Setup of run X:
Design project_euler_17, start of the top module:
module project_euler_17(
  input clk,
  input reset,
  output reg [3:0] ones_digit,
  output reg [3:0] tens_digit,
  output reg [3:0] hundreds_digit,
  output reg [15:0] letter_count,
  output reg done
);
Size: ~29 flip-flops, about 31 I/O pins, roughly 2900 um2 of cells after synthesis.
Settings: LEC_CHECK=0, CAP_MARGIN=20, CELL_PAD_IN_SITES_DETAIL_PLACEMENT=0, CORE_ASPECT_RATIO=1.67, CORE_MARGIN=2, CORE_UTILIZATION=65, GPL_ROUTABILITY_DRIVEN=1, HOLD_SLACK_MARGIN=0.07, MAX_ROUTING_LAYER=met5, SLEW_MARGIN=35; clock period 5.68 ns.
run.sh (not shown) runs the stock make flow with config.mk's settings and CLKGATE_MAP_FILE=.
Run X finished all stages; layout check result: FAIL, due to negative setup slack.
Input changes introduced in run P (baseline for comparison: run X):
Settings: setting SETUP_SLACK_MARGIN to 1.73 for the first time; changing SLEW_MARGIN from 35 to 0; changing the clock period (ns, I/O delays scaled along) from 5.68 to 6.54.
Notes after the runs:
Run P ended with every stage complete and zero timing, DRC or antenna violations. In the metrics for run X and run P, the one carrying the higher post-placement setup slack is run P. Delta (run P minus run X): worst hold slack -0.0059 ns, DRC violation total after the first TritonRoute iteration went up 6.0%, detailed-route wire length increased 9.9%, arrival time reported for the critical path endpoint grew by 0.11 ns, via density per instance +1.7%. Diff run X -> run P: sum of negative setup slack picked up an extra 0.10 ns, cell count picked up an extra 11, final critical-path setup slack picked up an extra 0.72 ns, global-route usage picked up an extra 3.3 points, routed wirelength normalized by instance count picked up an extra about 7%.

## v7
The RTL this note starts from:
==> flow/design.v <==
module project_euler_17(
  input clk,
  input reset,
  output reg [3:0] ones_digit,
  output reg [3:0] tens_digit,
  output reg [3:0] hundreds_digit,
  output reg [15:0] letter_count,
  output reg done
);
  integer next_ones_digit;
  integer next_tens_digit;
  integer next_hundreds_digit;
  integer letters;
  always @(posedge clk or posedge reset)
  begin
    if (reset) begin
      ones_digit <= 0;
      tens_digit <= 0;
      hundreds_digit <= 0;
      letter_count <= 0;
      done <= 0;
    end
    else if (!done) begin
      next_ones_digit = 0;
      next_tens_digit = 0;
      next_hundreds_digit = 0;
      letters = 0;
      next_tens_digit[3:0] = tens_digit;
      next_hundreds_digit[3:0] = hundreds_digit;
      if (ones_digit == 9) begin
        next_ones_digit = 0;
        if (tens_digit == 9) begin
          next_tens_digit = 0;
          if (hundreds_digit == 9) begin
            next_hundreds_digit = 0;
            letters += 11;  
            done <= 1;
          end
          else
            next_hundreds_digit[3:0] = hundreds_digit + 1;
        end
        else
          next_tens_digit[3:0] = tens_digit + 1;
      end
      else
        next_ones_digit[3:0] = ones_digit + 1;
      if (next_tens_digit != 1) begin
        case (next_ones_digit)
          1: letters += 3;  
          2: letters += 3;  
          3: letters += 5;  
          4: letters += 4;  
          5: letters += 4;  
          6: letters += 3;  
          7: letters += 5;  
          8: letters += 5;  
          9: letters += 4;  
        endcase
        case (next_tens_digit)
          2: letters += 6;  
          3: letters += 6;  
          4: letters += 5;  
          5: letters += 5;  
          6: letters += 5;  
          7: letters += 7;  
          8: letters += 6;  
          9: letters += 6;  
        endcase
      end
      else begin
        case (next_ones_digit)
          0: letters += 3;  
          1: letters += 6;  
          2: letters += 6;  
          3: letters += 8;  
          4: letters += 8;  
          5: letters += 7;  
          6: letters += 7;  
          7: letters += 9;  
          8: letters += 8;  
          9: letters += 8;  
        endcase
      end
      case (next_hundreds_digit)
        1: letters += 10;  
        2: letters += 10;  
        3: letters += 12;  
        4: letters += 11;  
        5: letters += 11;  
        6: letters += 10;  
        7: letters += 12;  
        8: letters += 12;  
        9: letters += 11;  
      endcase
      if (next_hundreds_digit > 0 && ((next_ones_digit > 0) || (next_tens_digit > 0)))
        letters += 3;  
      ones_digit <= next_ones_digit[3:0];
      tens_digit <= next_tens_digit[3:0];
      hundreds_digit <= next_hundreds_digit[3:0];
      letter_count <= letter_count + letters[15:0];
    end
  end
endmodule
make LEC_CHECK=0 CAP_MARGIN=20 CELL_PAD_IN_SITES_DETAIL_PLACEMENT=0 CORE_ASPECT_RATIO=1.67 CORE_MARGIN=2 CORE_UTILIZATION=55 GPL_ROUTABILITY_DRIVEN=1 HOLD_SLACK_MARGIN=0.07 MAX_ROUTING_LAYER=met5 PLACE_DENSITY_LB_ADDON=0.05 SETUP_SLACK_MARGIN=2.72 SLEW_MARGIN=0 finish   # period 9.58 ns
Per the final summary, v7 finished and its layout is clean on timing, DRC and antenna.
Inputs modified between v7 and v59:
Settings: CORE_UTILIZATION changed from 55 to 48; CTS_CLUSTER_SIZE newly set to 36; CELL_PAD_IN_SITES_DETAIL_PLACEMENT changed from 0 to 1; CTS_CLUSTER_DIAMETER newly set to 256; HOLD_SLACK_MARGIN removed (was 0.07); SETUP_SLACK_MARGIN changed from 2.72 to 1.73; CORE_ASPECT_RATIO changed from 1.67 to 1.03.
## What came out
Diff v59..v7 | final cell count | unchanged. The run showing the greater post-cts repair resize count is v7. Sequential share of layout area (lower): v7. Summary — power dissipated by switching net loads, v59 relative to v7: higher, by about 10%. Re worst-case hold slack: v59 is 0.013 ns up on v7. Of v59 and v7, v7 shows the lower power density relative to cell area, with v59 above it. NOTE leakage power v7->v59 decreased slightly.
The following lists how v51 was set up differently from v59:
Settings: PLACE_DENSITY_LB_ADDON removed (was 0.05); CORE_UTILIZATION changed from 48 to 55; CTS_CLUSTER_DIAMETER removed (was 256); CELL_PAD_IN_SITES_DETAIL_PLACEMENT changed from 1 to 0; CTS_CLUSTER_SIZE removed (was 36); CORE_ASPECT_RATIO changed from 1.03 to 1.67; HOLD_SLACK_MARGIN newly set to 0.07.
Findings:
- v51 has completed all stages; timing, DRC and antenna checks passed.
- v59 and v51 ended up with nearly the same summed area of non-filler cells in the final layout.
- A launch point of the critical path of ones_digit[0]$_DFFE_PP0N_ is what v59 shows, while ones_digit[3]$_DFFE_PP0N_ belongs to v51.
- Looking at via count, v51 sits 82 below v59.
- v51 vs v59, initial cell density of the core went up by 6.5 points.
- Changes observed in v51 relative to v59: maximum clock frequency now sits higher; peak supply drop now sits lower.
- As far as final hold violation count goes, v59 and v51 are indistinguishable; the numbers are identical.
- Looking at proportion of power drawn by combinational gates, v51 sits 0.5 points lower than v59 does.
- Diff v51..v59 | area added between synthesis and finish | negligible
- After synthesis and placement, the instance count of v51 is below that of v59.
- Comparing met2 track demand over resource for v59 and v51, the bigger number came from v59.
> inputs changed (v51 -> v4)
Settings: an added GPL_TIMING_DRIVEN of 1; an added ABC_AREA of 0; a change of CAP_MARGIN from 20 to 0; an added CTS_CLUSTER_SIZE of 36; an added PLACE_DENSITY_LB_ADDON of 0.08; an added CELL_PAD_IN_SITES_GLOBAL_PLACEMENT of 2; an added MIN_ROUTING_LAYER of met1; an added CTS_CLUSTER_DIAMETER of 28; a change of CORE_ASPECT_RATIO from 1.67 to 1.86; a deleted SETUP_SLACK_MARGIN that had been 1.73; a change of CORE_UTILIZATION from 55 to 43; a deleted HOLD_SLACK_MARGIN that had been 0.07.
- v51 → v4: worst IR drop on VDD moved down; cell internal power dissipation rose about 9%; combinational share of cell area lost 1.0 points.

// project_euler_17: RTL as listed in full above, without the edits since
export LEC_CHECK = 0
export CAP_MARGIN = 20
export CORE_MARGIN = 2
export CORE_UTILIZATION = 72
export CTS_CLUSTER_DIAMETER = 375
export CTS_CLUSTER_SIZE = 100
export PLACE_DENSITY = 0.42
export SLEW_MARGIN = 20
create_clock -name core_clock -period 4.86 [get_ports {clk}]
The baseline did not get past clock tree synthesis (4_1_cts) on DPL-0038.
Change:
Settings changed: CORE_UTILIZATION 72 to 58, CTS_CLUSTER_DIAMETER 375 to unset, CTS_CLUSTER_SIZE 100 to unset, PLACE_DENSITY 0.42 to unset, SETUP_SLACK_MARGIN set to 1.7.
Clock period 4.86 ns to 6.8 ns, I/O delays scaled along.
After rerunning: The changed run went through all stages and came out clean. Synthesized cell count stays the same. Area after synthesis does not change. Die area is higher by about a fifth.
Change:
Settings changed: ABC_AREA set to 1, CORE_UTILIZATION 58 to 57, SETUP_SLACK_MARGIN 1.7 to unset, TNS_END_PERCENT set to 15.
Clock period 6.8 ns to 3.88 ns, I/O delays scaled along.
=>
- The changed run never finished: it broke off in global routing (5_1_grt)
- synthesized area drops by 7.8%
- die area drops by 5.9%
- synthesized cell count climbs by about 12%

RTL: the design.v shown in full above, as it stands there.
clock: 9.58 ns
lec_check: 0
cap_margin: 0
cell_pad_in_sites_detail_placement: 0
core_aspect_ratio: 0.5
core_margin: 2
core_utilization: 64
gpl_routability_driven: 1
hold_slack_margin: 0.3
max_routing_layer: met5
place_density: 0.8
setup_slack_margin: 2.24
slew_margin: 40
tns_end_percent: 25
==> next run, changes <==
ABC_AREA = 1   (was not set)
CORE_ASPECT_RATIO = 1.03   (was 0.5)
CORE_UTILIZATION = 43   (was 64)
CTS_CLUSTER_DIAMETER = 219   (was not set)
CTS_CLUSTER_SIZE = 36   (was not set)
HOLD_SLACK_MARGIN = not set   (was 0.3)
PLACE_DENSITY = not set   (was 0.8)
PLACE_DENSITY_LB_ADDON = 0.05   (was not set)
SETUP_SLACK_MARGIN = 1.6   (was 2.24)
SLEW_MARGIN = 0   (was 40)
TNS_END_PERCENT = not set   (was 25)
Effect: Routed wire length falls by 7.7%; fmax rises by about 23%; critical path depth rises by 6; register-to-register slack gets better by 1.3 ns; total power falls by about 6%; setup slack gets better by 1.3 ns; cell area falls by about 4%; die area rises by 34%; synthesized area falls by about 8%; hold slack gets worse by 0.014 ns; global-route usage falls by 7.9 points.
==> next run, changes <==
ABC_AREA = not set   (was 1)
CAP_MARGIN = 20   (was 0)
CORE_ASPECT_RATIO = 1.67   (was 1.03)
CORE_UTILIZATION = 49   (was 43)
CTS_CLUSTER_DIAMETER = not set   (was 219)
CTS_CLUSTER_SIZE = not set   (was 36)
HOLD_SLACK_MARGIN = 0.07   (was not set)
PLACE_DENSITY = 0.43   (was not set)
PLACE_DENSITY_LB_ADDON = not set   (was 0.05)
SETUP_SLACK_MARGIN = 1.73   (was 1.6)
Outcome: The new run ran to the end with no violations; synthesized area climbs by 8.5%; cell count came out lower by 12%; combinational power went up by about 10%; total power went up by 2.1%; critical path depth drops by 6; worst setup slack gets worse by 1.3 ns; final area went up by 4.2%; non-clock buffer count stays the same.
==> next run, changes <==
CAP_MARGIN = 35   (was 20)
CORE_ASPECT_RATIO = 0.5   (was 1.67)
CORE_MARGIN = 9   (was 2)
CORE_UTILIZATION = 64   (was 49)
CTS_CLUSTER_DIAMETER = 105   (was not set)
PLACE_DENSITY = not set   (was 0.43)
PLACE_DENSITY_LB_ADDON = 0.05   (was not set)
SETUP_SLACK_MARGIN = not set   (was 1.73)
TNS_END_PERCENT = 25   (was not set)
Result:
- The new run went through all stages and came out clean
- fmax hardly moves
- cell area rises by 1.6%
- hold slack is about the same
- routed wire length rises by 4.4%
- flip-flop count is unchanged
Power is estimated from default activity; no workload was simulated.
